== job 6418 ==
Design CONV, start of the top module:
module  CONV(
	input				clk,
	input				rst_n,
	input 				mode,
	input       		in_valid,
	output reg			out_valid,
	output 		[13:0] 	AWADDR,
	output		 [7:0] 	AWLEN,
	output 				AWVALID,
	input 				AWREADY,
	output reg  [31:0]	WDATA,
	output 				WVALID,
	input 				WREADY,
	output 		[13:0] 	ARADDR,
	output 		 [7:0] 	ARLEN,
	output 				ARVALID,
	input 				ARREADY,
	input		[31:0] 	RDATA,
	input 				RVALID,
	output reg			RREADY
);
Settings: LEC_CHECK=0, CAP_MARGIN=40, CORE_ASPECT_RATIO=0.5, CORE_MARGIN=2, CORE_UTILIZATION=69, CTS_CLUSTER_DIAMETER=164, CTS_CLUSTER_SIZE=93, PLACE_DENSITY=0.36, SLEW_MARGIN=20, TNS_END_PERCENT=5; clock period 4.6 ns.
run.sh (not shown) runs the stock make flow with config.mk's settings and CLKGATE_MAP_FILE=.
Job 6418: flow complete, layout not clean; failing: negative setup slack
> inputs changed (job 6418 -> job 902)
# job 6418
export LEC_CHECK = 0
export CAP_MARGIN = 40
export CORE_ASPECT_RATIO = 0.5
export CORE_MARGIN = 2
export CORE_UTILIZATION = 69
export CTS_CLUSTER_DIAMETER = 164
export CTS_CLUSTER_SIZE = 93
export PLACE_DENSITY = 0.36
export SLEW_MARGIN = 20
export TNS_END_PERCENT = 5
create_clock -name core_clock -period 4.6 [get_ports {clk}]
# job 902
export LEC_CHECK = 0
export CAP_MARGIN = 20
export CORE_MARGIN = 2
export CORE_UTILIZATION = 40
export SLEW_MARGIN = 20
create_clock -name core_clock -period 7.8 [get_ports {clk}]
Results
Per the comparison of job 902 with job 6418, utilization decreased by 40 points relative to the old numbers, arrival time reported for the critical path endpoint increased by 0.10 ns relative to the old numbers. Job 902 | status: complete | timing, DRC, antenna: pass. On cell area after layout, job 902 does better than job 6418. Diff job 6418..job 902 | count of inverters other than clock inverters in the layout | unchanged. Taking job 6418 as the reference, in job 902 number of remaining DRC errors ~0 delta. Going from job 6418 to job 902, cell count saw an increase, count of plain and timing-repair buffers went down 147. Die footprint for job 902 is higher than for job 6418.
[inputs] job 2192 vs job 902
# job 902
export LEC_CHECK = 0
export CAP_MARGIN = 20
export CORE_MARGIN = 2
export CORE_UTILIZATION = 40
export SLEW_MARGIN = 20
create_clock -name core_clock -period 7.8 [get_ports {clk}]
# job 2192
export LEC_CHECK = 0
export CAP_MARGIN = 20
export CORE_MARGIN = 2
export CORE_UTILIZATION = 68
export SLEW_MARGIN = 20
create_clock -name core_clock -period 6.74 [get_ports {clk}]
- STATUS run=job 2192 STAGES=ALL_DONE FINAL_CHECKS=FAILED CAUSE=negative setup slack
- Per the comparison of job 2192 with job 902, H-tree depth comparable, sum of routed wire length over all layers went up 18%.
- Setup slack in job 2192 is smaller than in job 902.
- Met1 routed wirelength after detailed routing: job 2192 and job 902 compared, higher one is job 902
The inputs of job 2102 differ from those of job 2192 as listed below.
# job 2192
export LEC_CHECK = 0
export CAP_MARGIN = 20
export CORE_MARGIN = 2
export CORE_UTILIZATION = 68
export SLEW_MARGIN = 20
create_clock -name core_clock -period 6.74 [get_ports {clk}]
# job 2102
export LEC_CHECK = 0
export CAP_MARGIN = 20
export CORE_MARGIN = 2
export CORE_UTILIZATION = 72
export SETUP_SLACK_MARGIN = -0.51
export SLEW_MARGIN = 20
create_clock -name core_clock -period 6.74 [get_ports {clk}]
Findings:
- Status job 2102: flow complete, layout not clean - negative setup slack
- Job 2192 → job 2102: number of antenna diodes picked up an extra 2; total area of sequential cells neither gained nor lost much; number of buffers between clock root and the deepest sink flat; arrival time of the worst setup path went up by 0.91 ns; routed length on met3 grew by about 80%.
- Higher cell row count was reported by job 2192, not job 2102.
- Of job 2102 and job 2192, it is job 2102 that has the higher total length of routed met2 wires.
- Compared job 2102 vs job 2192, and total negative setup slack is down in job 2102.
